`flow/design.v`:
```
module matvec_mul #(
    parameter R=8, C=8, W_X=8, W_K=8,
    localparam DEPTH = $clog2(C),
               W_M = W_X + W_K,
               W_Y = W_M + DEPTH
  )(  
    input  logic clk, cen,
    input  logic signed [R-1:0][C-1:0][W_K-1:0] k,
    input  logic signed        [C-1:0][W_X-1:0] x, 
    output logic signed        [R-1:0][W_Y-1:0] y
  );
  localparam C_PAD = 2**$clog2(C);
  logic signed [W_Y-1:0] tree [R][DEPTH+1][C_PAD];  
  logic signed [C_PAD-1:0][W_X-1:0] x_pad;
  logic signed [R-1:0][C_PAD-1:0][W_K-1:0] k_pad;      
  always_comb begin
    x_pad = '0;
    k_pad = '0;
    for (int i = 0; i < C; i++) begin
      x_pad[i] = x[i];
    end
    for (int i = 0; i < R; i++) begin
      for (int j = 0; j < C; j++) begin
        k_pad[i][j] = k[i][j];
      end
    end
  end
  genvar r, c, d, a;
  for (r=0; r<R; r=r+1) begin
    for (c=0; c<C_PAD; c=c+1)
      always_ff @(posedge clk)   
        if (cen) tree[r][0][c] <= $signed(k_pad[r][c]) * $signed(x_pad[c]);
    for (d=0; d<DEPTH; d=d+1)
      for (a=0; a<C_PAD/2**(d+1); a=a+1)
        always_ff @(posedge clk)   
          if (cen) tree[r][d+1][a] <= tree[r][d][2*a] + tree[r][d][2*a+1];
    assign y[r] = tree[r][DEPTH][0];
  end
endmodule
module axis_matvec_mul #(
    parameter R=8, C=8, W_X=4, W_K=3,
    localparam W_Y = W_X + W_K + $clog2(C)
)(
    input  logic clk, rstn,
    output logic s_axis_kx_tready,
    input  logic s_axis_kx_tvalid,
    input  logic [R*C*W_K + C*W_X -1:0] s_axis_kx_tdata,
    input  logic m_axis_y_tready,
    output logic m_axis_y_tvalid,
    output logic [R*W_Y-1:0] m_axis_y_tdata
);
    typedef enum logic [2:0] {
        IDLE,
        LOAD_DATA,
        COMPUTING,
        RESULT_READY
    } state_t;
    state_t state, next_state;
    logic [R-1:0][C-1:0][W_K-1:0] k_reg;
    logic [C-1:0][W_X-1:0] x_reg;
    logic [R*W_Y-1:0] y_reg;
    logic computing;
    logic [$clog2(C+2)-1:0] compute_counter;
    always_ff @(posedge clk or negedge rstn) begin
        if (!rstn) begin
            state <= IDLE;
        end else begin
            state <= next_state;
        end
    end
    matvec_mul #(
        .R(R), .C(C), .W_X(W_X), .W_K(W_K)
    ) MATVEC (
        .clk(clk),
        .cen(computing),
        .k(k_reg),
        .x(x_reg),
        .y(y_reg)
    );
    always_comb begin
        next_state = state;
        case (state)
            IDLE: 
                if (s_axis_kx_tvalid && s_axis_kx_tready)
                    next_state = LOAD_DATA;
            LOAD_DATA:
                next_state = COMPUTING;
            COMPUTING: 
                if (compute_counter == C+1)
                    next_state = RESULT_READY;
            RESULT_READY:
                if (m_axis_y_tready)
                    next_state = IDLE;
        endcase
    end
    always_ff @(posedge clk or negedge rstn) begin
        if (!rstn) begin
            k_reg <= '0;
            x_reg <= '0;
            computing <= 1'b0;
            compute_counter <= '0;
            m_axis_y_tvalid <= 1'b0;
            m_axis_y_tdata <= '0;
        end else begin
            case (state)
                IDLE: begin
                    compute_counter <= '0;
                    computing <= 1'b0;
                    if (s_axis_kx_tvalid && s_axis_kx_tready) begin
                        for (int r = 0; r < R; r++) begin
                            for (int c = 0; c < C; c++) begin
                                k_reg[r][c] <= s_axis_kx_tdata[(r*C + c)*W_K +: W_K];
                            end
                        end
                        for (int c = 0; c < C; c++) begin
                            x_reg[c] <= s_axis_kx_tdata[R*C*W_K + c*W_X +: W_X];
                        end
                    end
                end
                LOAD_DATA: begin
                    computing <= 1'b1;
                end
                COMPUTING: begin
                    compute_counter <= compute_counter + 1;
                    if (compute_counter == C+1) begin
                        m_axis_y_tdata <= y_reg;
                        m_axis_y_tvalid <= 1'b1;
                        computing <= 1'b0;
                    end
                end
                RESULT_READY: begin
                    if (m_axis_y_tready) begin
                        m_axis_y_tvalid <= 1'b0;
                    end
                end
            endcase
        end
    end
    assign s_axis_kx_tready = (state == IDLE);
endmodule
```
`flow/run.sh`:
```
#!/bin/bash
# the make line also repeats each setting of config.mk as NAME=value (left out here)
make -C /OpenROAD-flow-scripts/flow DESIGN_CONFIG=/design/flow/config.mk WORK_HOME=/design/flow/orfs CLKGATE_MAP_FILE= finish
```
`flow/config.mk`:
```
export PLATFORM = sky130hd
export DESIGN_NAME = axis_matvec_mul
export DESIGN_NICKNAME = axis_matvec_mul
export VERILOG_FILES = /design/flow/design.v
export SDC_FILE = /design/flow/constraint.sdc
export NUM_CORES = 4
export LEC_CHECK = 0
export CAP_MARGIN = 5
export CORE_MARGIN = 2
export CORE_UTILIZATION = 72
export CTS_CLUSTER_SIZE = 41
export PLACE_DENSITY = 0.64
export SETUP_SLACK_MARGIN = 0.63
export SLEW_MARGIN = 20
```
`flow/constraint.sdc`:
```
create_clock -name core_clock -period 2.81 [get_ports {clk}]
set_input_delay 0.5620 -clock core_clock [delete_from_list [all_inputs] [get_ports {clk}]]
set_output_delay 0.5620 -clock core_clock [all_outputs]
set_load 0.01 [all_outputs]
```
==> results of run 1 <==
metal layers:
layer | GRT usage, % | up-vias
met5 | 0 | -
met4 | 16.94 | 6
met3 | 5.303 | 596
met2 | 58.00 | 2456
met1 | 45.80 | 27964
li1 | - | 25128
layout make-up:
class                      count  share of cell area (%)
timing repair buffer         618                   6.827
sequential                  1322                   38.59
clock inverter                65                  0.6651
clock buffer                 198                   4.130
multi-input combinational   4705                   45.38
tap                         1512                   1.912
inverter                     656                   2.488
antenna                        3                0.007586
repair_timing:
item / 4_1_cts / 5_1_grt
pin swaps: 152 / 194
resized: 339 / 369
hold endpoints to repair: 71 / 0
setup endpoints to repair: 381 / 440
buffers inserted: 67 / 47
cloned: 13 / 13
hold buffers: 1 / 0
metrics by stage:
step	util [%]	hold WS [ps]	instances	setup WS, ps
2_1_floorplan	-	266.4	6836	-4731
3_3_place_gp	78.23	453.8	8672	11.26
3_5_place_dp	78.23	464.3	8672	-86.90
4_1_cts	84.46	350.0	9016	136.8
5_1_grt	86.65	385.4	9077	7.182
6_report	86.66	372.4	9079	52.85
==> results.txt, run 1 <==
status - finished clean
crit-path cells - buf_6, buf_6, nor2b_1, ha_1, xnor2_2, ha_1, ha_4, inv_2, fa_2, inv_1
num rows - 124
Synth top cells by count - edfxtp_1 (1008), ha_1 (971), inv_1 (656)
WHS Path Cells - 3
cycle use final - 98.12%
EDFF count, synth - 1008
port bufs - 309
I/O pins - 310
Syn Std Cell Area - 82780 um2
Core ar. - 114200 um2
placed inst area - 89330 um2
design area - 98950 um2
Buf/Inv on CP - 4
ys cells - 6836
Clock Tree Buf Depth - 3
Worst-Skew Late Latency - 770 ps
Hold Fails Final Rpt - 0
Syn-to-layout area delta - 19.54%
# DRC - 0
critical path launch point type - flop
highest cell delay on the worst timing path - 560 ps
Async S/R FF share, synth - 23.75%
Critical Path RT - 3340 ps
Post-Synth Simple-Gate Area - 9.040%
end point of the critical path - MATVEC.tree[98][4]
Cell Type Count - 58
Synth mux share - 4.220%
YS chip area - 82780 um2
antenna violations before repair - 9
Crit. Startpoint - x_reg[9]
Hold EP - k_reg[65]
Die ar. - 117700 um2
FILL cells - 5412
die height - 343.1 um
Main synth FF type - edfxtp_1
Vias/cell - 6.185
drt wl/cell - 23.91 um
Slew @ Worst Pin - 900.1 ps
Starting DRT DRC Count - 5083
WS Path Type - reg2reg
fin crit period - 2757 ps
clock slew at reported path FFs - 70 ps
Finish-stage setup viols - 0
Seq/Total Area, Yosys - 46.06%
max cap viols - 0
Worst EP arrival - 3280 ps
die width - 343.1 um
Clock Tree Root - clkbuf_16
nets@finish - 8969
wire length on met1 - 84.20 mm
largest net degree at the start of global routing - 109
ANT nets after route - 0
Post-Synth XOR/XNOR Area - 6.676%
clock skew - 24.19 ps
Logic area - 44900 um2
metal2 WL - 105.2 mm
average cell area after synthesis - 12.11 um2
All-Layer GR Usage - 35.09%
TritonCTS Buffers - 143
R2R depth - 10
stage-log warning count - 37
first-pass GRT wire length - 314.2 mm
reg-to-reg slack, setup - 50 ps
DR top layer - met5
area leader, netlist - edfxtp_1
most frequent cell after synthesis - edfxtp_1
fp util - 72.50%
Nets at Floorplan - 8359
CP top delay family - adder cells
HPWL after DPL - 144.5 mm
Slew Limit Fails - 0
CTS tree - done
DR WL met3 - 15.72 mm
CP endpoint kind - flop
Hold Crit Start - s_axis_kx_tdata[65]
Reg-to-Reg End - MATVEC.tree[98][4]
Synth flops - 1322
setup TNS - 0 ps
drt total wl - 217.1 mm
Slowest-stage cell, CP - fa_2
worst min path class - in2reg
TritonRoute pass-1 iters - 8
gpl congestion - 0.9194
slew margin rel. - 40.00%
Area leader share - 36.56%
RSZ-0062 raised after global routing - yes
Mapped Cells - 6836
WP depth - 10
number of global-route vias before repair - 56594
H-tree levels - 4
Worst R2R Start - x_reg[9]
fmax - 362.7 MHz
CTS sink count - 1322
AO/OA Area Share - 7.757%
grt ovf - 0
synth top area cells - edfxtp_1 (37%), ha_1 (15%), dfrtp_1 (9.5%)
Register Area - 38190 um2
Vias - 56150
Adder Share, Synth - 22.51%
comb area leader - adder cells
Crit Path Max Fanout - 7
YS warnings - 3
==> inputs of run 2 (changes only) <==
Settings changed: ABC_AREA set to 0, CAP_MARGIN 5 to 35, CELL_PAD_IN_SITES_GLOBAL_PLACEMENT set to 0, CORE_ASPECT_RATIO set to 0.87, CORE_MARGIN 2 to 7, CORE_UTILIZATION 72 to 15, CTS_CLUSTER_SIZE 41 to 67, GPL_ROUTABILITY_DRIVEN set to 0, GPL_TIMING_DRIVEN set to 0, HOLD_SLACK_MARGIN set to 0.01, MAX_ROUTING_LAYER set to met5, MIN_ROUTING_LAYER set to met2, PLACE_DENSITY 0.64 to not set, SETUP_SLACK_MARGIN 0.63 to 0.03, TNS_END_PERCENT set to 40.
Clock period 2.81 ns to 3.14 ns, I/O delays scaled along.
==> run 2 against run 1 <==
  * Still clean on timing, DRC and antenna
  * Setup slack got worse by 6.1 ps
  * Die area increased to 4.9 times the previous value
  * Global-route usage decreased by 20 points
  * Non-clock buffer count grew 1
  * Count of clock-buffer cells in the layout grew 14
  * Register-to-register slack barely moved
  * Critical path type unchanged
  * Largest cell class unchanged
  * Highest routed layer unchanged
==> results.txt, run 2 <==
status - finished clean
antenna violations before repair - 5 (-4)
Main synth FF type - edfxtp_1
Hold Crit Start - s_axis_kx_tdata[2]
Synth mux share - 4.220% (unchanged)
Vias - 74065 (+32%)
Synth top cells by count - edfxtp_1 (1008), ha_1 (971), inv_1 (656)
Synth flops - 1322 (unchanged)
Vias/cell - 4.905 (-21%)
Clock Tree Buf Depth - 4 (+1)
ANT nets after route - 0 (unchanged)
slew margin rel. - 31.35% (-8.6 points)
Crit Path Max Fanout - 11 (+4)
stage-log warning count - 31 (-16%)
Buf/Inv on CP - 1 (-3)
most frequent cell after synthesis - edfxtp_1
WP depth - 7 (-3)
Reg-to-Reg End - MATVEC.tree[162][5]
fin crit period - 3093 ps (+336.1 ps)
Syn Std Cell Area - 82780 um2 (unchanged)
drt wl/cell - 19.10 um (-20%)
Async S/R FF share, synth - 23.75% (unchanged)
R2R depth - 7 (-3)
synth top area cells - edfxtp_1 (37%), ha_1 (15%), dfrtp_1 (9.5%)
Slew Limit Fails - 0 (unchanged)
num rows - 254 (+100%)
YS warnings - 3 (unchanged)
Worst Setup Slack, final - 46.78 ps (-6.077 ps)
Syn-to-layout area delta - 25.40%
Die ar. - 572900 um2 (+390%)
Seq/Total Area, Yosys - 46.06% (unchanged)
H-tree levels - 4 (unchanged)
Cell Type Count - 58 (unchanged)
die width - 810.5 um (+140%)
Area leader share - 36.56% (unchanged)
max cap viols - 0 (unchanged)
CP endpoint kind - flop
TritonCTS Buffers - 159 (+11%)
port bufs - 309 (unchanged)
comb area leader - adder cells
WS Path Type - reg2reg
Slew @ Worst Pin - 1030 ps (+129.6 ps)
Finished Core Util - 18.88% (-68 points)
number of global-route vias before repair - 80140 (+42%)
Critical Path RT - 3760 ps (+420 ps)
Starting DRT DRC Count - 12758 (+150%)
worst min path class - in2reg
end point of the critical path - MATVEC.tree[162][5]
grt ovf - 0 (unchanged)
HPWL after DPL - 212.6 mm (+47%)
crit-path cells - clkbuf_2, nor2_1, fa_1, ha_1, ha_1, fa_1, xor2_1
AO/OA Area Share - 7.757% (unchanged)
highest cell delay on the worst timing path - 590 ps (+30 ps)
All-Layer GR Usage - 14.80% (-20 points)
Worst EP arrival - 3710 ps (+430 ps)
Mapped Cells - 6836 (unchanged)
die height - 706.9 um (+110%)
Hold Fails Final Rpt - 0 (unchanged)
Hold EP - k_reg[2]
CTS sink count - 1322 (unchanged)
nets@finish - 8986 (+0.19%)
fp util - 15.06% (-57 points)
TritonRoute pass-1 iters - 12 (+4)
drt total wl - 288.4 mm (+33%)
largest net degree at the start of global routing - 81 (-26%)
average cell area after synthesis - 12.11 um2 (unchanged)
I/O pins - 310 (unchanged)
Core ar. - 549800 um2 (+380%)
Adder Share, Synth - 22.51% (unchanged)
Clock Tree Root - clkbuf_16
area leader, netlist - edfxtp_1
Place WS - -1278 ps (-1191 ps)
Crit. Startpoint - x_reg[9]
critical path launch point type - flop
Worst-Skew Late Latency - 900 ps (+130 ps)
WHS Path Cells - 3 (unchanged)
CP top delay family - adder cells
first-pass GRT wire length - 398.2 mm (+27%)
clock slew at reported path FFs - 60 ps (about the same)
Post-Synth XOR/XNOR Area - 6.676% (unchanged)
clock skew - 108.1 ps (+83.86 ps)
RSZ-0062 raised after global routing - yes
reg-to-reg slack, setup - 50 ps (about the same)
Post-Synth Simple-Gate Area - 9.040% (unchanged)
fmax - 323.3 MHz (-11%)
cycle use final - 98.51% (+0.39 points)
YS chip area - 82780 um2 (unchanged)
Nets at Floorplan - 8359 (unchanged)
Worst R2R Start - x_reg[9]
ys cells - 6836 (unchanged)
Slowest-stage cell, CP - dfrtp_4
Finish-stage setup viols - 0 (unchanged)
EDFF count, synth - 1008 (unchanged)
# DRC - 0 (unchanged)
CTS tree - done
run 2: per-layer routing:
layer | GRT usage (%) | share of wire [%] | vias up
li1 | - | - | 25197
met1 | - | 0 | 26291
met2 | 17.08 | 47 | 20347
met3 | 19.62 | 41 | 2155
met4 | 4.024 | 11 | 75
met5 | 5.967 | 0.88 | -
run 2: stage by stage:
stage / instances / hold WS, ps / instance area, um2 / TNS (ps)
after global routing: 14899 / 335.9 / 103300 / -5.101
after CTS: 14821 / 285.7 / 102400 / -7.528
final: 15101 / 328.3 / 103800 / 0
after floorplan: 6836 / 332.4 / 82790 / -4440320
after detailed placement: 14512 / 465.8 / 96340 / -149720
after global placement: 14441 / 458.2 / 95010 / -
run 2: timing repair:
item,CTS,global route
setup endpoints to repair,242,111
hold endpoints to repair,37,0
cloned,0,1
pin swaps,0,2
setup buffers,20,47
hold buffers,1,0
resized,169,98
run 2: area by class of cell:
cell class,instances,area [um2]
Clock inverter,78,820.8
Fill cell,59652,446000
Inverter,656,2462
Buffer,146,1145
Antenna cell,213,533.0
Sequential cell,1322,38200
Clock buffer,212,4647
Tap cell,7296,9129
Timing Repair Buffer,473,5149
Multi-Input combinational cell,4705,41720
==> inputs of run 3 (changes only) <==
Settings changed: ABC_AREA 0 to not set, CAP_MARGIN 35 to 20, CELL_PAD_IN_SITES_GLOBAL_PLACEMENT 0 to not set, CORE_ASPECT_RATIO 0.87 to not set, CORE_MARGIN 7 to 2, CORE_UTILIZATION 15 to 16, CTS_CLUSTER_SIZE 67 to not set, GPL_ROUTABILITY_DRIVEN 0 to not set, GPL_TIMING_DRIVEN 0 to not set, HOLD_SLACK_MARGIN 0.01 to not set, MAX_ROUTING_LAYER met5 to not set, MIN_ROUTING_LAYER met2 to not set, SETUP_SLACK_MARGIN 0.03 to not set, TNS_END_PERCENT 40 to not set.
Clock period 3.14 ns to 11.3 ns, I/O delays scaled along.
==> run 3 against run 2 <==
  * Critical path depth is 2 lower
  * Sequential share of layout area is 1.3 points higher
  * Hold slack better by 140 ps
  * Die area is 8.7% lower
  * Setup slack better by 7100 ps
  * Clock skew is 27 ps lower
  * Critical endpoint is now k_reg[147]
  * Routed wire length is 22% lower
  * Still clean
  * Register-to-register slack better by 7500 ps
  * Final cell count is 5.3% lower
  * Highest routed layer unchanged
  * Design area is 3.6% lower
==> results.txt, run 3 <==
YS chip area - 82780 um2 (unchanged)
Crit. Startpoint - s_axis_kx_tvalid
Syn-to-layout area delta - 20.92%
highest cell delay on the worst timing path - 730 ps (+140 ps)
Finished Core Util - 19.39% (+0.51 points)
slew margin rel. - 10.70% (-21 points)
YS warnings - 3 (unchanged)
average cell area after synthesis - 12.11 um2 (unchanged)
Critical Path RT - 12000 ps (+8240 ps)
Crit Path Max Fanout - 65 (+54)
Nets at Floorplan - 8359 (unchanged)
Post-Synth XOR/XNOR Area - 6.676% (unchanged)
HPWL after DPL - 173.9 mm (-18%)
first-pass GRT wire length - 330.2 mm (-17%)
Worst-Skew Late Latency - 870 ps (-30 ps)
clock skew - 81.44 ps (-26.61 ps)
Synth mux share - 4.220% (unchanged)
stage-log warning count - 40 (+29%)
status - finished clean
Worst R2R Start - computing
RSZ-0062 raised after global routing - no
Mapped Cells - 6836 (unchanged)
fmax - 238.0 MHz
critical path launch point type - input pin
gpl congestion - 0.8266
H-tree levels - 4 (unchanged)
most frequent cell after synthesis - edfxtp_1
grt ovf - 0 (unchanged)
cts-stage hold buffer count - 0 (-1)
Adder Share, Synth - 22.51% (unchanged)
I/O pins - 310 (unchanged)
end point of the critical path - k_reg[147]
Clock Tree Root - clkbuf_16
fp util - 16.03% (+0.98 points)
WHS Path Cells - 1 (-2)
crit-path cells - clkdlybuf4s50_1, and2_4, buf_4, buf_4, mux2_2
crit-path most repeated cell - buf_4
design area - 100100 um2 (-3.6%)
Core ar. - 516300 um2 (-6.1%)
Hold Fails Final Rpt - 0 (unchanged)
Main synth FF type - edfxtp_1
fin crit period - 4202 ps
Area leader share - 36.56% (unchanged)
ys cells - 6836 (unchanged)
Hold EP - m_axis_y_tdata[5]
FILL cells - 55594 (-6.8%)
R2R depth - 3 (-4)
setup bufs post-CTS - 0 (-100%)
Reg-to-Reg End - MATVEC.tree[8][7]
Async S/R FF share, synth - 23.75% (unchanged)
All-Layer GR Usage - 8.509% (-6.3 points)
reg-to-reg slack, setup - 7510 ps (+7460 ps)
Clock Tree Buf Depth - 4 (unchanged)
number of global-route vias before repair - 51643 (-36%)
Post-CTS Resized - 0 (-100%)
drt total wl - 225.3 mm (-22%)
Synth top cells by count - edfxtp_1 (1008), ha_1 (971), inv_1 (656)
comb area leader - adder cells
Seq/Total Area, Yosys - 46.06% (unchanged)
Cell Type Count - 58 (unchanged)
Buf/Inv on CP - 3 (+2)
Slew Limit Fails - 0 (unchanged)
placed inst area - 94430 um2 (-2.0%)
# DRC - 0 (unchanged)
Worst EP arrival - 4900 ps (+1190 ps)
cycle use final - 37.18% (-61 points)
synth top area cells - edfxtp_1 (37%), ha_1 (15%), dfrtp_1 (9.5%)
AO/OA Area Share - 7.757% (unchanged)
Slowest-stage cell, CP - buf_4
Finish-stage setup viols - 0 (unchanged)
Synth flops - 1322 (unchanged)
die width - 723.3 um (-11%)
Vias - 50544 (-32%)
CTS sink count - 1322 (unchanged)
area leader, netlist - edfxtp_1
Vias/cell - 3.535 (-28%)
setup TNS - 0 ps (unchanged)
num rows - 264 (+3.9%)
Starting DRT DRC Count - 2608 (-80%)
port bufs - 309 (unchanged)
CTS tree - done
Slew @ Worst Pin - 1330 ps (+300.3 ps)
TritonCTS Buffers - 161 (+1.3%)
Min Hold Slack - 473.0 ps (+144.6 ps)
Die ar. - 523200 um2 (-8.7%)
Placed Instances - 13970 (-3.7%)
Post-Layout Cell Count - 14298 (-5.3%)
largest net degree at the start of global routing - 158 (+95%)
ANT nets after route - 0 (unchanged)
drt wl/cell - 15.76 um (-17%)
WP depth - 5 (-2)
worst min path class - reg2reg
nets@finish - 8740 (-2.7%)
max cap viols - 0 (unchanged)
TritonRoute pass-1 iters - 5 (-7)
Hold Crit Start - MATVEC.tree[24][5]
clock slew at reported path FFs - 60 ps (about the same)
WS Path Type - in2reg
CP top delay family - buffers and inverters
CP endpoint kind - flop
die height - 723.3 um (+2.3%)
Syn Std Cell Area - 82780 um2 (unchanged)
EDFF count, synth - 1008 (unchanged)
antenna violations before repair - 68 (+63)
Post-Synth Simple-Gate Area - 9.040% (unchanged)
[run 3: layer usage]
layer  track usage, %  wire length [um]
met5                0                26
met3            1.349              9690
met1            9.683             89500
met2            15.30            113500
met4            4.379             12600
[run 3: metrics by stage]
| stage | worst slack, ps |
|---|---|
| 2_1_floorplan | 3574 |
| 3_3_place_gp | 6219 |
| 3_5_place_dp | 6218 |
| 4_1_cts | 6971 |
| 5_1_grt | 6946 |
| 6_report | 7098 |
[run 3: cell type report]
cell class / count / area [um2] / share of cell area [%]
antenna: 35 / 87.58 / 0.08750
clock inverter: 73 / 947.2 / 0.9462
timing repair buffer: 371 / 3605 / 3.601
multi-input combinational: 4705 / 41570 / 41.53
sequential: 1322 / 38140 / 38.10
clock buffer: 220 / 4632 / 4.627
inverter: 656 / 2462 / 2.460
tap: 6916 / 8653 / 8.645
==> inputs of run 4 (changes only) <==
Settings changed: CAP_MARGIN 20 to 40, CELL_PAD_IN_SITES_DETAIL_PLACEMENT set to 0, CORE_ASPECT_RATIO set to 1.4, CORE_MARGIN 2 to 4, CORE_UTILIZATION 16 to 40, CTS_CLUSTER_DIAMETER set to 257, GPL_ROUTABILITY_DRIVEN set to 0, HOLD_SLACK_MARGIN set to 0.14, MAX_ROUTING_LAYER set to met4, MIN_ROUTING_LAYER set to met2, TNS_END_PERCENT set to 55.
Clock period 11.3 ns to 6.22 ns, I/O delays scaled along.
==> run 4 against run 3 <==
  * Sequential share of layout area grew 2.2 points
  * Non-clock buffer count is 1 higher
  * Final cell count fell by 30%
  * Utilization increased by 27 points
  * First-iteration DRC count rose to 3.9 times the previous value
  * Area after synthesis stayed put
  * Setup slack lost 4300 ps
  * Synthesized cell count is the same
  * Register-to-register slack got worse by 4700 ps
==> results.txt, run 4 <==
Hold Fails Final Rpt - 0 (unchanged)
antenna violations before repair - 2 (-97%)
synth top area cells - edfxtp_1 (37%), ha_1 (15%), dfrtp_1 (9.5%)
Slowest-stage cell, CP - dfrtp_1
crit-path most repeated cell - fa_1
cycle use final - 54.47% (+17 points)
Async S/R FF share, synth - 23.75% (unchanged)
die height - 546.3 um (-24%)
comb area leader - adder cells
Hold EP - m_axis_y_tdata[65]
Post-Synth Simple-Gate Area - 9.040% (unchanged)
crit-path cells - buf_4, nand2_1, fa_1, inv_1, fa_1, ha_1, fa_1, xor2_1
nets@finish - 8735 (-0.057%)
average cell area after synthesis - 12.11 um2 (unchanged)
most frequent cell after synthesis - edfxtp_1
CP top delay family - adder cells
drt total wl - 202.0 mm (-10%)
Placed Instances - 9732 (-30%)
All-Layer GR Usage - 29.07% (+21 points)
Synth top cells by count - edfxtp_1 (1008), ha_1 (971), inv_1 (656)
Crit Path Max Fanout - 13 (-80%)
fin crit period - 3388 ps
Worst EP arrival - 3930 ps (-970 ps)
fmax - 295.1 MHz
# DRC - 0 (unchanged)
WS Path Type - reg2reg
AO/OA Area Share - 7.757% (unchanged)
setup bufs post-CTS - 0 (unchanged)
ANT nets after route - 0 (unchanged)
end point of the critical path - MATVEC.tree[1][5]
WHS Path Cells - 1 (unchanged)
clock slew at reported path FFs - 60 ps (about the same)
area leader, netlist - edfxtp_1
Buf/Inv on CP - 2 (-1)
Crit. Startpoint - x_reg[5]
YS warnings - 3 (unchanged)
WP depth - 8 (+3)
Critical Path RT - 6760 ps (-5240 ps)
H-tree levels - 4 (unchanged)
R2R depth - 8 (+5)
TritonRoute pass-1 iters - 42 (+37)
Syn-to-layout area delta - 14.17%
Post-Synth XOR/XNOR Area - 6.676% (unchanged)
largest net degree at the start of global routing - 186 (+18%)
number of global-route vias before repair - 77166 (+49%)
fp util - 40.22% (+24 points)
Hold Crit Start - MATVEC.tree[216][5]
CTS tree - done
Worst-Skew Late Latency - 830 ps (-40 ps)
Die ar. - 214400 um2 (-59%)
Cell Type Count - 58 (unchanged)
Post-Layout Cell Count - 10036 (-30%)
CTS sink count - 1322 (unchanged)
slew margin rel. - 28.82% (+18 points)
RSZ-0062 raised after global routing - no
Finish-stage setup viols - 0 (unchanged)
first-pass GRT wire length - 307.6 mm (-6.8%)
stage-log warning count - 48 (+20%)
Clock Tree Root - clkbuf_16
clock skew - 75.82 ps (-5.623 ps)
num rows - 197 (-25%)
Post-CTS Resized - 0 (unchanged)
die width - 392.5 um (-46%)
grt ovf - 0 (unchanged)
Area leader share - 36.56% (unchanged)
reg-to-reg slack, setup - 2830 ps (-4680 ps)
Reg-to-Reg End - MATVEC.tree[1][5]
YS chip area - 82780 um2 (unchanged)
ys cells - 6836 (unchanged)
I/O pins - 310 (unchanged)
Nets at Floorplan - 8359 (unchanged)
max cap viols - 0 (unchanged)
Clock Tree Buf Depth - 4 (unchanged)
CP endpoint kind - flop
Vias - 69528 (+38%)
cts-stage hold buffer count - 0 (unchanged)
Mapped Cells - 6836 (unchanged)
Slew Limit Fails - 0 (unchanged)
highest cell delay on the worst timing path - 870 ps (+140 ps)
Seq/Total Area, Yosys - 46.06% (unchanged)
Worst R2R Start - x_reg[5]
port bufs - 309 (unchanged)
Worst Setup Slack, final - 2832 ps (-4267 ps)
critical path launch point type - flop
TritonCTS Buffers - 155 (-3.7%)
Core ar. - 205800 um2 (-60%)
Adder Share, Synth - 22.51% (unchanged)
drt wl/cell - 20.12 um (+28%)
Main synth FF type - edfxtp_1
Synth flops - 1322 (unchanged)
Slew @ Worst Pin - 1068 ps (-262.2 ps)
EDFF count, synth - 1008 (unchanged)
worst min path class - reg2reg
Place WS - 2619 ps (-3599 ps)
Starting DRT DRC Count - 10133 (+290%)
Syn Std Cell Area - 82780 um2 (unchanged)
status - finished clean
HPWL after DPL - 143.2 mm (-18%)
Vias/cell - 6.928 (+96%)
Synth mux share - 4.220% (unchanged)
[run 4: metrics by stage]
stage               hold WS [ps]  setup TNS [ps]  utilization, %  instance area [um2]
CTS                        401.9               0           45.83                94330
global route               459.7               0           45.90                94470
detailed placement         458.7               0           43.35                89210
global placement           451.0               0           43.29                89090
floorplan                  440.4        -1332600               -                82790
finish                     440.4               0           45.92                94510
[run 4: layout make-up]
class                      count  area [um2]
multi-input combinational   4705       41570
fill                       18399      111300
inverter                     656        2462
clock inverter                83       940.9
sequential                  1322       38140
antenna                       22       55.05
tap                         2686        3361
timing repair buffer         372        3809
clock buffer                 190        4174
[run 4: per-layer routing]
metal	vias up	global-route usage (%)	routed length (um)
met4	0	4.387	13170
met3	1427	37.42	80410
li1	24479	-	-
met1	25573	-	0
met5	-	-	0
met2	18049	34.52	108400
==> inputs of run 5 (changes only) <==
Settings changed: CAP_MARGIN 40 to 15, CELL_PAD_IN_SITES_DETAIL_PLACEMENT 0 to not set, CORE_ASPECT_RATIO 1.4 to not set, CORE_MARGIN 4 to 2, CORE_UTILIZATION 40 to 72, CTS_CLUSTER_DIAMETER 257 to not set, CTS_CLUSTER_SIZE set to 42, GPL_ROUTABILITY_DRIVEN 0 to not set, HOLD_SLACK_MARGIN 0.14 to not set, MAX_ROUTING_LAYER met4 to not set, MIN_ROUTING_LAYER met2 to not set, SETUP_SLACK_MARGIN set to 0.36, TNS_END_PERCENT 55 to not set.
Clock period 6.22 ns to 2.68 ns, I/O delays scaled along.
==> run 5 against run 4 <==
  * Now fails the layout checks on setup timing
  * Hold slack worse by 130 ps
  * Critical path depth increased by 1
  * Global-route usage grew 6.4 points
==> results.txt, run 5 <==
Nets at Floorplan - 8359 (unchanged)
Worst EP arrival - 3350 ps (-580 ps)
Slew Limit Fails - 0 (unchanged)
YS chip area - 82780 um2 (unchanged)
WS Path Type - reg2reg
Mapped Cells - 6836 (unchanged)
Slew @ Worst Pin - 780.0 ps (-287.8 ps)
average cell area after synthesis - 12.11 um2 (unchanged)
slew margin rel. - 47.45% (+19 points)
Crit Path Max Fanout - 6 (-7)
Vias/cell - 6.258 (-9.7%)
Min Hold Slack - 315.3 ps (-125.2 ps)
Post-Synth XOR/XNOR Area - 6.676% (unchanged)
EDFF count, synth - 1008 (unchanged)
Worst R2R Start - x_reg[14]
I/O pins - 310 (unchanged)
worst min path class - in2async
Finished Core Util - 87.96% (+42 points)
TritonRoute pass-1 iters - 6 (-86%)
Slowest-stage cell, CP - fa_1
Clock Tree Buf Depth - 3 (-1)
Post-Layout Cell Count - 9141 (-8.9%)
antenna violations before repair - 12 (+10)
CP top delay family - adder cells
Post-Synth Simple-Gate Area - 9.040% (unchanged)
Worst Setup Slack, final - -45.99 ps (-2878 ps)
R2R depth - 9 (+1)
num rows - 124 (-37%)
Main synth FF type - edfxtp_1
ys cells - 6836 (unchanged)
comb area leader - adder cells
fin crit period - 2726 ps (-662.2 ps)
Place WS - -132.7 ps (-2752 ps)
Violated Checks - setup timing
number of global-route vias before repair - 57348 (-26%)
nets@finish - 9027 (+3.3%)
Reg-to-Reg End - MATVEC.tree[227][4]
Synth flops - 1322 (unchanged)
All-Layer GR Usage - 35.43% (+6.4 points)
Adder Share, Synth - 22.51% (unchanged)
Vias - 57200 (-18%)
end point of the critical path - MATVEC.tree[227][4]
ANT nets after route - 0 (unchanged)
HPWL after DPL - 146.1 mm (+2.1%)
YS warnings - 3 (unchanged)
Synth top cells by count - edfxtp_1 (1008), ha_1 (971), inv_1 (656)
clock slew at reported path FFs - 60 ps (about the same)
Placed Instances - 8744 (-10%)
Synth mux share - 4.220% (unchanged)
Cell Type Count - 58 (unchanged)
clock skew - 25.60 ps (-50.22 ps)
die width - 343.1 um (-13%)
highest cell delay on the worst timing path - 600 ps (-270 ps)
drt wl/cell - 24.71 um (+23%)
RSZ-0062 raised after global routing - yes
Starting DRT DRC Count - 5801 (-43%)
Clock Tree Root - clkbuf_16
die height - 343.1 um (-37%)
fmax - 366.8 MHz (+24%)
Die ar. - 117700 um2 (-45%)
Crit. Startpoint - x_reg[14]
crit-path cells - clkbuf_16, nand2_2, fa_1, inv_2, fa_2, ha_4, inv_2, fa_1, inv_1
Worst-Skew Late Latency - 770 ps (-60 ps)
max cap viols - 0 (unchanged)
drt total wl - 225.9 mm (+12%)
Core ar. - 114200 um2 (-45%)
Async S/R FF share, synth - 23.75% (unchanged)
stage-log warning count - 33 (-31%)
port bufs - 309 (unchanged)
critical path launch point type - flop
most frequent cell after synthesis - edfxtp_1
placed inst area - 90260 um2 (+1.2%)
Critical Path RT - 3310 ps (-3450 ps)
setup TNS - -278.6 ps (-278.6 ps)
synth top area cells - edfxtp_1 (37%), ha_1 (15%), dfrtp_1 (9.5%)
Seq/Total Area, Yosys - 46.06% (unchanged)
Syn Std Cell Area - 82780 um2 (unchanged)
design area - 100400 um2 (+6.3%)
Syn-to-layout area delta - 21.33%
Buf/Inv on CP - 4 (+2)
reg-to-reg slack, setup - -50 ps (-2880 ps)
H-tree levels - 4 (unchanged)
# DRC - 0 (unchanged)
largest net degree at the start of global routing - 82 (-56%)
AO/OA Area Share - 7.757% (unchanged)
cycle use final - 101.7% (+47 points)
CTS tree - done
gpl congestion - 0.8954
CP endpoint kind - flop
Area leader share - 36.56% (unchanged)
status - complete, but fails checks
TritonCTS Buffers - 147 (-5.2%)
first-pass GRT wire length - 317.5 mm (+3.2%)
Hold Fails Final Rpt - 0 (unchanged)
CTS sink count - 1322 (unchanged)
area leader, netlist - edfxtp_1
fp util - 72.50% (+32 points)
grt ovf - 0 (unchanged)
WP depth - 9 (+1)
Finish-stage setup viols - 17 (+17)
==> run 5: timing repair <==
item	CTS	global route
gates resized	336	438
hold buffers	1	0
setup buffers	60	38
cloned	12	12
setup endpoints to repair	219	229
pin swaps	170	182
hold endpoints to repair	32	0
==> run 5: cell type report <==
cell class / instances / area (um2)
Fill cell: 4932 / 13750
Tap cell: 1512 / 1892
Inverter: 656 / 2470
Sequential cell: 1322 / 38170
Timing Repair Buffer: 672 / 7328
Clock inverter: 71 / 809.5
Multi-Input combinational cell: 4705 / 45510
Antenna cell: 1 / 2.502
Clock buffer: 202 / 4259
==> run 5: routing by layer <==
| layer | wire length, um | global-route usage, % |
|---|---|---|
| met3 | 16800 | 4.987 |
| met4 | 14170 | 17.75 |
| met2 | 110000 | 58.68 |
| met1 | 84840 | 46.12 |
| met5 | 11 | 0 |
==> inputs of run 6 (changes only) <==
Settings changed: CAP_MARGIN 15 to 5, CTS_CLUSTER_SIZE 42 to 41, SETUP_SLACK_MARGIN 0.36 to 0.45.
Clock period 2.68 ns to 2.89 ns, I/O delays scaled along.
==> run 6 against run 5 <==
  * Now clean on timing, DRC and antenna
  * Routed wire length up 5.6%
  * Flip-flop count unchanged
  * Maximum frequency down 2.0%
  * Global-route usage about the same
  * Die area unchanged
  * Synthesized cell count unchanged
  * First-iteration DRC count up 9.3%
  * Clock skew up 3.6 ps
  * Final cell count about the same
  * Register-to-register slack better by 160 ps
  * Setup slack better by 160 ps
  * Critical endpoint is now MATVEC.tree[0][4]
  * Largest cell class unchanged
  * Highest routed layer unchanged
==> results.txt, run 6 <==
YS chip area - 82780 um2 (unchanged)
Adder Share, Synth - 22.51% (unchanged)
Syn Std Cell Area - 82780 um2 (unchanged)
WS Path Type - reg2reg
ANT nets after route - 0 (unchanged)
GR Layer Usage met2 - 58.16% (-0.52 points)
gpl congestion - 0.9143 (+2.1%)
Slowest-stage cell, CP - fa_2
max cap viols - 0 (unchanged)
Async S/R FF share, synth - 23.75% (unchanged)
die height - 343.1 um (unchanged)
antenna violations before repair - 14 (+2)
Seq/Total Area, Yosys - 46.06% (unchanged)
num rows - 124 (unchanged)
clock skew - 29.17 ps (+3.576 ps)
Placed Instances - 8674 (-0.80%)
Mapped Cells - 6836 (unchanged)
Slew @ Worst Pin - 857.1 ps (+77.17 ps)
Syn-to-layout area delta - 22.44%
drt wl/cell - 26.09 um (+5.6%)
TritonRoute pass-1 iters - 8 (+2)
largest net degree at the start of global routing - 69 (-16%)
comb area leader - adder cells
CP endpoint kind - flop
Hold EP - state[0]
Buf/Inv on CP - 5 (+1)
nets@finish - 9032 (+0.055%)
Crit. Startpoint - x_reg[0]
fmax - 359.6 MHz (-2.0%)
EDFF count, synth - 1008 (unchanged)
Hold Fails Final Rpt - 0 (unchanged)
Worst-Skew Late Latency - 790 ps (+20 ps)
synth top area cells - edfxtp_1 (37%), ha_1 (15%), dfrtp_1 (9.5%)
clock slew at reported path FFs - 70 ps (about the same)
Post-Layout Cell Count - 9146 (+0.055%)
CTS sink count - 1322 (unchanged)
fin crit period - 2781 ps (+54.81 ps)
Die ar. - 117700 um2 (unchanged)
Core ar. - 114200 um2 (unchanged)
H-tree levels - 4 (unchanged)
Slew Limit Fails - 0 (unchanged)
Nets at Floorplan - 8359 (unchanged)
Worst Setup Slack, final - 109.2 ps (+155.2 ps)
Crit Path Max Fanout - 8 (+2)
Post-Synth XOR/XNOR Area - 6.676% (unchanged)
Cell Type Count - 58 (unchanged)
cycle use final - 96.22% (-5.5 points)
Register Area - 38180 um2 (about the same)
WP depth - 10 (+1)
Worst EP arrival - 3310 ps (-40 ps)
met3 Use GR - 6.001% (+1.0 points)
CTS tree - done
RSZ-0062 raised after global routing - yes
Vias - 58359 (+2.0%)
Place WS - -22.88 ps (+109.8 ps)
grt ovf - 0 (unchanged)
Top Usage Layer GRT - met2
end point of the critical path - MATVEC.tree[0][4]
reg-to-reg slack, setup - 110 ps (+160 ps)
Starting DRT DRC Count - 6342 (+9.3%)
Area leader share - 36.56% (unchanged)
CP top delay family - adder cells
number of global-route vias before repair - 56581 (-1.3%)
slew margin rel. - 42.45% (-5.0 points)
first-pass GRT wire length - 316.4 mm (-0.37%)
Clock Tree Root - clkbuf_16
Logic area - 46120 um2 (+1.3%)
stage-log warning count - 33 (unchanged)
Synth mux share - 4.220% (unchanged)
highest cell delay on the worst timing path - 530 ps (-70 ps)
port bufs - 309 (unchanged)
ys cells - 6836 (unchanged)
Vias/cell - 6.381 (+2.0%)
I/O pins - 310 (unchanged)
average cell area after synthesis - 12.11 um2 (unchanged)
Post-Synth Simple-Gate Area - 9.040% (unchanged)
die width - 343.1 um (unchanged)
crit-path cells - buf_6, buf_6, nand2b_4, fa_1, fa_2, inv_2, ha_4, inv_1, fa_2, inv_1
grt met1 use - 46.86% (+0.74 points)
WHS Path Cells - 2
Synth top cells by count - edfxtp_1 (1008), ha_1 (971), inv_1 (656)
fp util - 72.50% (unchanged)
most frequent cell after synthesis - edfxtp_1
R2R depth - 10 (+1)
HPWL after DPL - 143.8 mm (-1.6%)
Hold Crit Start - s_axis_kx_tvalid
# DRC - 0 (unchanged)
Critical Path RT - 3420 ps (+110 ps)
Synth flops - 1322 (unchanged)
All-Layer GR Usage - 35.42% (about the same)
YS warnings - 3 (unchanged)
Clock Tree Buf Depth - 3 (unchanged)
FILL cells - 4736 (-4.0%)
Main synth FF type - edfxtp_1
Reg-to-Reg End - MATVEC.tree[0][4]
Worst R2R Start - x_reg[0]
AO/OA Area Share - 7.757% (unchanged)
Finish-stage setup viols - 0 (-17)
critical path launch point type - flop
worst min path class - in2reg
status - finished clean
TritonCTS Buffers - 144 (-2.0%)
drt total wl - 238.6 mm (+5.6%)
area leader, netlist - edfxtp_1
[run 6: metal layers]
layer	part of all wire [%]	routed length [um]
met5	0.021	49
met4	6.8	16150
met3	8.8	20960
met2	48	114000
met1	37	87470
[run 6: final cells by class]
class / instances / share of cell area, %
inverters: 656 / 2.437
well taps: 1512 / 1.866
clock inverters: 69 / 0.6481
repair buffers: 680 / 7.705
diodes: 6 / 0.01481
clock buffers: 196 / 4.159
flip-flops and latches: 1322 / 37.67
multi-input cells: 4705 / 45.50
[run 6: stage by stage]
step,area (um2),utilization [%],hold slack [ps],setup TNS [ps]
global placement,89390,78.29,448.3,0
finish,101400,88.76,357.9,0
floorplan,83210,-,282.4,-4692570
CTS,97050,84.99,343.0,0
global route,101300,88.75,368.2,0
detailed placement,89390,78.29,465.3,-25.03
[run 6: timing repair]
action                                  in CTS  in global routing
buffers inserted                            71                 97
pin swaps                                  192                319
endpoints found under the setup margin     206                197
resized                                    387                626
hold endpoints to repair                    44                  0
hold buffers                                 1                  0
gates cloned                                17                 15
==> inputs of run 7 (changes only) <==
Settings changed: CAP_MARGIN 5 to 20, CORE_UTILIZATION 72 to 66, CTS_CLUSTER_SIZE 41 to not set.
==> run 7 against run 6 <==
  * Routed wire length decreased by 12%
  * First-iteration DRC count decreased by 23%
  * Critical path depth decreased by 1
  * Hold slack got worse by 59 ps
  * Register-to-register slack improved by 30 ps
  * Die area increased by 9.0%
  * Synthesized cell count unchanged
  * Maximum frequency increased by 1.1%
  * Non-clock buffer count decreased by 9
  * Utilization decreased by 7.3 points
==> results.txt, run 7 <==
fp util - 66.69% (-5.8 points)
Finished Core Util - 81.45% (-7.3 points)
antenna violations before repair - 15 (+1)
Buf/Inv on CP - 3 (-2)
Slowest-stage cell, CP - fa_2
R2R depth - 9 (-1)
reg-to-reg slack, setup - 140 ps (+30 ps)
Adder Share, Synth - 22.51% (unchanged)
max cap viols - 0 (unchanged)
crit-path cells - buf_12, clkbuf_16, buf_4, and2_1, fa_2, ha_4, ha_4, fa_2, xor2_1
WS Path Type - reg2reg
All-Layer GR Usage - 31.50% (-3.9 points)
placed inst area - 89390 um2 (about the same)
Post-Layout Cell Count - 9262 (+1.3%)
CTS tree - done
Post-Synth XOR/XNOR Area - 6.676% (unchanged)
Die ar. - 128300 um2 (+9.0%)
Seq/Total Area, Yosys - 46.06% (unchanged)
Mapped Cells - 6836 (unchanged)
Crit Path Max Fanout - 7 (-1)
design area - 101100 um2 (-0.26%)
Nets at Floorplan - 8359 (unchanged)
CP endpoint kind - flop
Reg-to-Reg End - MATVEC.tree[193][5]
grt ovf - 0 (unchanged)
Placed Instances - 8795 (+1.4%)
largest net degree at the start of global routing - 109 (+58%)
Worst-Skew Late Latency - 780 ps (about the same)
Worst EP arrival - 3270 ps (-40 ps)
Finish-stage setup viols - 0 (unchanged)
EDFF count, synth - 1008 (unchanged)
drt wl/cell - 22.67 um (-13%)
worst min path class - in2async
die width - 358.2 um (+4.4%)
TritonRoute pass-1 iters - 6 (-2)
H-tree levels - 4 (unchanged)
Clock Tree Root - clkbuf_16
YS chip area - 82780 um2 (unchanged)
Syn Std Cell Area - 82780 um2 (unchanged)
slew margin rel. - 28.92% (-14 points)
Core ar. - 124100 um2 (+8.7%)
average cell area after synthesis - 12.11 um2 (unchanged)
stage-log warning count - 36 (+9.1%)
num rows - 129 (+4.0%)
highest cell delay on the worst timing path - 540 ps (about the same)
Hold Fails Final Rpt - 0 (unchanged)
Synth flops - 1322 (unchanged)
end point of the critical path - MATVEC.tree[193][5]
Vias - 54671 (-6.3%)
Cell Type Count - 58 (unchanged)
most frequent cell after synthesis - edfxtp_1
clock slew at reported path FFs - 60 ps (about the same)
cycle use final - 95.15% (-1.1 points)
ANT nets after route - 0 (unchanged)
Slew Limit Fails - 0 (unchanged)
port bufs - 309 (unchanged)
first-pass GRT wire length - 306.3 mm (-3.2%)
critical path launch point type - flop
TritonCTS Buffers - 146 (+1.4%)
Synth top cells by count - edfxtp_1 (1008), ha_1 (971), inv_1 (656)
Async S/R FF share, synth - 23.75% (unchanged)
Crit. Startpoint - x_reg[6]
AO/OA Area Share - 7.757% (unchanged)
gpl congestion - 0.8840 (-3.3%)
status - finished clean
I/O pins - 310 (unchanged)
Critical Path RT - 3410 ps (about the same)
die height - 358.2 um (+4.4%)
Post-Synth Simple-Gate Area - 9.040% (unchanged)
fmax - 363.7 MHz (+1.1%)
Vias/cell - 5.903 (-7.5%)
Slew @ Worst Pin - 1066 ps (+209.0 ps)
Area leader share - 36.56% (unchanged)
HPWL after DPL - 142.7 mm (-0.77%)
number of global-route vias before repair - 54536 (-3.6%)
Synth mux share - 4.220% (unchanged)
ys cells - 6836 (unchanged)
Syn-to-layout area delta - 22.12%
WP depth - 9 (-1)
setup TNS - 0 ps (unchanged)
RSZ-0062 raised after global routing - yes
area leader, netlist - edfxtp_1
nets@finish - 9025 (-0.078%)
# DRC - 0 (unchanged)
Main synth FF type - edfxtp_1
Starting DRT DRC Count - 4874 (-23%)
drt total wl - 209.9 mm (-12%)
Min Hold Slack - 298.8 ps (-59.17 ps)
Place WS - -21.38 ps (+1.500 ps)
comb area leader - adder cells
synth top area cells - edfxtp_1 (37%), ha_1 (15%), dfrtp_1 (9.5%)
Worst R2R Start - x_reg[6]
CTS sink count - 1322 (unchanged)
Clock Tree Buf Depth - 3 (unchanged)
YS warnings - 3 (unchanged)
CP top delay family - adder cells
Worst Setup Slack, final - 140.3 ps (+31.07 ps)
clock skew - 19.31 ps (-9.860 ps)
fin crit period - 2750 ps (-31.07 ps)
run 7: repair_timing:
| item | CTS | global route |
|---|---|---|
| cloned | 19 | 21 |
| resized | 368 | 531 |
| pin swaps | 187 | 303 |
| setup buffers | 80 | 75 |
| hold buffers | 1 | 0 |
| hold endpoints to repair | 62 | 0 |
| endpoints found under the setup margin | 201 | 201 |
run 7: final cells by class:
class                      instances  area [um2]
tap                             1637        2048
sequential                      1322       38180
inverter                         656        2462
multi-input combinational       4705       45860
antenna                            1       2.502
clock inverter                    74       724.4
clock buffer                     196        4217
fill                            6831       23020
timing repair buffer             671        7605
run 7: layer usage:
layer	vias to the layer above	GRT usage [%]	wire, um
met5	-	0	71
met4	12	10.79	7535
met3	373	4.214	13700
met2	1754	51.13	100200
met1	27264	44.04	88420
li1	25268	-	-
==> inputs of run 8 (changes only) <==
Settings changed: ABC_AREA set to 0, CAP_MARGIN 20 to 35, CELL_PAD_IN_SITES_GLOBAL_PLACEMENT set to 3, CORE_ASPECT_RATIO set to 0.87, CORE_UTILIZATION 66 to 15, CTS_CLUSTER_SIZE set to 67, GPL_ROUTABILITY_DRIVEN set to 0, MAX_ROUTING_LAYER set to met4, MIN_ROUTING_LAYER set to met2, SETUP_SLACK_MARGIN 0.45 to 0.03, TNS_END_PERCENT set to 40.
Clock period 2.89 ns to 4.94 ns, I/O delays scaled along.
==> run 8 against run 7 <==
  * Still clean
  * Routed wire length up 22%
  * Critical path depth unchanged
  * Maximum frequency down 15%
  * Via count up 29%
  * Non-clock buffer count down 263
  * First-iteration DRC count up 44%
  * Count of clock-buffer cells in the layout up 39
  * Area after synthesis unchanged
  * Clock skew up 53 ps
  * Die area rose to 4.3 times the previous value
  * Critical path type unchanged
  * Critical endpoint is now MATVEC.tree[131][5]
  * Highest routed layer is now met4
==> results.txt, run 8 <==
status - finished clean
CTS tree - done
HPWL after DPL - 188.5 mm (+32%)
WS Path Type - reg2reg
nets@finish - 8793 (-2.6%)
comb area leader - adder cells
average cell area after synthesis - 12.11 um2 (unchanged)
Vias - 70367 (+29%)
Crit Path Max Fanout - 20 (+13)
max cap viols - 0 (unchanged)
Nets at Floorplan - 8359 (unchanged)
Die ar. - 557900 um2 (+330%)
die height - 696.9 um (+95%)
EDFF count, synth - 1008 (unchanged)
clock slew at reported path FFs - 60 ps (about the same)
YS chip area - 82780 um2 (unchanged)
ys cells - 6836 (unchanged)
largest net degree at the start of global routing - 109 (unchanged)
Area leader share - 36.56% (unchanged)
TritonCTS Buffers - 177 (+21%)
H-tree levels - 4 (unchanged)
Critical Path RT - 5580 ps (+2170 ps)
YS warnings - 3 (unchanged)
WP depth - 9 (unchanged)
setup bufs post-CTS - 0 (-100%)
CP endpoint kind - flop
# DRC - 0 (unchanged)
fp util - 15.06% (-52 points)
Seq/Total Area, Yosys - 46.06% (unchanged)
met3 Use GR - 18.96% (+15 points)
fin crit period - 3253 ps (+503.1 ps)
Post-CTS Resized - 0 (-100%)
Core ar. - 549800 um2 (+340%)
highest cell delay on the worst timing path - 750 ps (+210 ps)
Syn Std Cell Area - 82780 um2 (unchanged)
slew margin rel. - 34.11% (+5.2 points)
area leader, netlist - edfxtp_1
CP top delay family - adder cells
Post-Synth XOR/XNOR Area - 6.676% (unchanged)
Clock Tree Buf Depth - 4 (+1)
grt ovf - 0 (unchanged)
ANT nets after route - 0 (unchanged)
Starting DRT DRC Count - 7019 (+44%)
most frequent cell after synthesis - edfxtp_1
first-pass GRT wire length - 370.7 mm (+21%)
reg-to-reg slack, setup - 1690 ps (+1550 ps)
drt wl/cell - 17.37 um (-23%)
crit-path cells - buf_4, nand2_1, fa_1, inv_1, ha_1, ha_1, inv_1, fa_1, xnor2_1
die width - 800.5 um (+120%)
synth top area cells - edfxtp_1 (37%), ha_1 (15%), dfrtp_1 (9.5%)
R2R depth - 9 (unchanged)
Cell Type Count - 58 (unchanged)
number of global-route vias before repair - 81444 (+49%)
critical path launch point type - flop
stage-log warning count - 43 (+19%)
num rows - 254 (+97%)
Main synth FF type - edfxtp_1
Synth flops - 1322 (unchanged)
Worst R2R Start - x_reg[15]
Slowest-stage cell, CP - dfrtp_2
drt total wl - 256.6 mm (+22%)
Slew @ Worst Pin - 975.7 ps (-90.49 ps)
FILL cells - 59672 (+770%)
TritonRoute pass-1 iters - 9 (+3)
Reg-to-Reg End - MATVEC.tree[131][5]
Vias/cell - 4.764 (-19%)
Worst EP arrival - 3890 ps (+620 ps)
Top Usage Layer GRT - met3
Slew Limit Fails - 0 (unchanged)
Min Hold Slack - 128.4 ps (-170.3 ps)
Crit. Startpoint - x_reg[15]
clock skew - 72.22 ps (+52.91 ps)
Mapped Cells - 6836 (unchanged)
Adder Share, Synth - 22.51% (unchanged)
Post-Synth Simple-Gate Area - 9.040% (unchanged)
Worst-Skew Late Latency - 910 ps (+130 ps)
worst min path class - in2async
Hold Fails Final Rpt - 0 (unchanged)
Synth mux share - 4.220% (unchanged)
GR Layer Usage met2 - 16.54% (-35 points)
Buf/Inv on CP - 3 (unchanged)
All-Layer GR Usage - 14.25% (-17 points)
Finish-stage setup viols - 0 (unchanged)
I/O pins - 310 (unchanged)
Clock Tree Root - clkbuf_16
end point of the critical path - MATVEC.tree[131][5]
Synth top cells by count - edfxtp_1 (1008), ha_1 (971), inv_1 (656)
port bufs - 309 (unchanged)
Syn-to-layout area delta - 22.88%
cts-stage hold buffer count - 0 (-1)
cycle use final - 65.85% (-29 points)
AO/OA Area Share - 7.757% (unchanged)
Async S/R FF share, synth - 23.75% (unchanged)
fmax - 307.4 MHz (-15%)
grt met1 use - 0% (-44 points)
CTS sink count - 1322 (unchanged)
antenna violations before repair - 1 (-14)
RSZ-0062 raised after global routing - no
## run 8: area by class of cell
class	count	area (um2)	share of cell area, %
Sequential cell	1322	38150	37.51
Antenna cell	57	142.6	0.1402
Clock buffer	235	4902	4.819
Tap cell	7296	9129	8.974
Clock inverter	92	1111	1.092
Timing Repair Buffer	408	4245	4.174
Multi-Input combinational cell	4705	41580	40.87
Inverter	656	2462	2.421
## run 8: layer usage
metal	vias to the layer above	part of all wire [%]
li1	24667	-
met1	25760	0
met2	19067	54
met3	873	42
met4	0	3.6
met5	-	0
## run 8: stage by stage
| step | TNS (ps) | utilization, % | worst slack [ps] | cell area, um2 | cells |
|---|---|---|---|---|---|
| 2_1_floorplan | -2624120 | - | -2601 | 82790 | 6836 |
| 3_3_place_gp | 0 | 17.30 | 1551 | 95120 | 14364 |
| 3_5_place_dp | 0 | 17.33 | 1582 | 95280 | 14374 |
| 4_1_cts | 0 | 18.42 | 1532 | 101300 | 14701 |
| 5_1_grt | 0 | 18.48 | 1462 | 101600 | 14719 |
| 6_report | 0 | 18.50 | 1687 | 101700 | 14771 |
==> inputs of run 9 (changes only) <==
Settings changed: ABC_AREA 0 to not set, CAP_MARGIN 35 to 15, CELL_PAD_IN_SITES_GLOBAL_PLACEMENT 3 to not set, CORE_ASPECT_RATIO 0.87 to not set, CORE_UTILIZATION 15 to 72, CTS_CLUSTER_SIZE 67 to 45, GPL_ROUTABILITY_DRIVEN 0 to not set, MAX_ROUTING_LAYER met4 to not set, MIN_ROUTING_LAYER met2 to not set, PLACE_DENSITY set to 0.65, SETUP_SLACK_MARGIN 0.03 to -0.24, TNS_END_PERCENT 40 to not set.
Clock period 4.94 ns to 2.34 ns, I/O delays scaled along.
==> run 9 against run 8 <==
  * The layout now fails its checks (setup timing)
  * Setup slack lost 2100 ps
  * Sequential share of layout area grew 0.35 points
  * Final cell count shrank 36%
  * Count of clock-buffer cells in the layout shrank 47
  * Hold slack lost 13 ps
  * Critical endpoint is now MATVEC.tree[35][4]
==> results.txt, run 9 <==
status - complete, but fails checks
Violated Checks - setup timing
max cap viols - 0 (unchanged)
design area - 100800 um2 (-0.91%)
port bufs - 309 (unchanged)
H-tree levels - 4 (unchanged)
Clock Tree Buf Depth - 3 (-1)
ANT nets after route - 0 (unchanged)
fp util - 72.50% (+57 points)
I/O pins - 310 (unchanged)
critical path launch point type - flop
Slew Limit Fails - 0 (unchanged)
stage-log warning count - 33 (-23%)
Reg-to-Reg End - MATVEC.tree[35][4]
CTS tree - done
Slew @ Worst Pin - 760.5 ps (-215.2 ps)
YS chip area - 82780 um2 (unchanged)
clock slew at reported path FFs - 60 ps (about the same)
Synth top cells by count - edfxtp_1 (1008), ha_1 (971), inv_1 (656)
Adder Share, Synth - 22.51% (unchanged)
most frequent cell after synthesis - edfxtp_1
Worst-Skew Late Latency - 780 ps (-130 ps)
CTS sink count - 1322 (unchanged)
EDFF count, synth - 1008 (unchanged)
Post-Layout Cell Count - 9394 (-36%)
Mapped Cells - 6836 (unchanged)
YS warnings - 3 (unchanged)
Area leader share - 36.56% (unchanged)
CP endpoint kind - flop
reg-to-reg slack, setup - -430 ps (-2120 ps)
Post-Synth Simple-Gate Area - 9.040% (unchanged)
average cell area after synthesis - 12.11 um2 (unchanged)
TritonCTS Buffers - 145 (-18%)
antenna violations before repair - 12 (+11)
AO/OA Area Share - 7.757% (unchanged)
Register Area - 38160 um2 (about the same)
Clock Tree Root - clkbuf_16
num rows - 124 (-51%)
Buf/Inv on CP - 3 (unchanged)
crit-path most repeated cell - inv_1
WS Path Type - reg2reg
Die ar. - 117700 um2 (-79%)
gpl congestion - 0.9326
Slowest-stage cell, CP - fa_2
Synth flops - 1322 (unchanged)
Worst EP arrival - 3290 ps (-600 ps)
Seq/Total Area, Yosys - 46.06% (unchanged)
Crit Path Max Fanout - 4 (-80%)
Cell Type Count - 58 (unchanged)
die width - 343.1 um (-57%)
Critical Path RT - 2860 ps (-2720 ps)
Main synth FF type - edfxtp_1
HPWL after DPL - 151.0 mm (-20%)
crit-path cells - clkbuf_16, and2_1, fa_1, ha_1, ha_2, inv_1, fa_2, inv_1
ys cells - 6836 (unchanged)
area leader, netlist - edfxtp_1
Synth mux share - 4.220% (unchanged)
Syn Std Cell Area - 82780 um2 (unchanged)
fmax - 360.9 MHz (+17%)
Hold Fails Final Rpt - 0 (unchanged)
Async S/R FF share, synth - 23.75% (unchanged)
placed inst area - 92180 um2 (-3.3%)
Worst R2R Start - x_reg[14]
Starting DRT DRC Count - 5050 (-28%)
TritonRoute pass-1 iters - 5 (-4)
slew margin rel. - 48.77% (+15 points)
first-pass GRT wire length - 327.9 mm (-12%)
drt total wl - 223.6 mm (-13%)
R2R depth - 8 (-1)
nets@finish - 9281 (+5.5%)
Nets at Floorplan - 8359 (unchanged)
Placed Instances - 9046 (-37%)
Worst Setup Slack, final - -431.0 ps (-2118 ps)
fin crit period - 2771 ps (-481.9 ps)
clock skew - 29.85 ps (-42.37 ps)
largest net degree at the start of global routing - 99 (-9.2%)
end point of the critical path - MATVEC.tree[35][4]
Logic area - 44560 um2 (+7.2%)
# DRC - 0 (unchanged)
Vias/cell - 6.142 (+29%)
Crit. Startpoint - x_reg[14]
All-Layer GR Usage - 36.61% (+22 points)
WP depth - 8 (-1)
Post-Synth XOR/XNOR Area - 6.676% (unchanged)
RSZ-0062 raised after global routing - yes
Core ar. - 114200 um2 (-79%)
CP top delay family - adder cells
synth top area cells - edfxtp_1 (37%), ha_1 (15%), dfrtp_1 (9.5%)
comb area leader - adder cells
Finish-stage setup viols - 202 (+202)
Vias - 57701 (-18%)
grt ovf - 0 (unchanged)
Syn-to-layout area delta - 21.76%
worst min path class - in2async
drt wl/cell - 23.80 um (+37%)
highest cell delay on the worst timing path - 540 ps (-210 ps)
die height - 343.1 um (-51%)
cycle use final - 118.4% (+53 points)
number of global-route vias before repair - 59512 (-27%)
FILL cells - 5026 (-92%)
-- run 9: what timing repair did --
action	4_1_cts	5_1_grt
hold endpoints to repair	186	0
setup buffers	49	40
endpoints found under the setup margin	182	174
pin swaps	129	139
gates resized	356	246
hold buffers	1	0
cloned	10	6
-- run 9: layout make-up --
| type | count | area share, % |
|---|---|---|
| Antenna cell | 2 | 0.004965 |
| Timing Repair Buffer | 928 | 8.767 |
| Inverter | 656 | 2.445 |
| Clock inverter | 81 | 0.8987 |
| Multi-Input combinational cell | 4705 | 44.20 |
| Sequential cell | 1322 | 37.86 |
| Tap cell | 1512 | 1.877 |
| Clock buffer | 188 | 3.944 |
-- run 9: stage by stage --
stage	setup WS (ps)	setup TNS [ps]	utilization, %	hold WS (ps)
after floorplan	-5201	-5283760	-	172.4
after global routing	-474.3	-61770	88.27	135.6
after detailed placement	-549.5	-64530	80.72	308.2
after global placement	-475.0	-55010	80.72	308.0
after CTS	-333.1	-43000	86.92	101.6
final	-431.0	-50020	88.27	115.1
-- run 9: metal layers --
metal	routed length [um]	global-route usage (%)	vias to the layer above	part of all wire [%]
li1	-	-	25787	-
met4	14240	19.71	6	6.4
met2	109600	61.85	2529	49
met5	40	0	-	0.018
met3	15050	4.715	714	6.7
met1	84670	46.27	28665	38
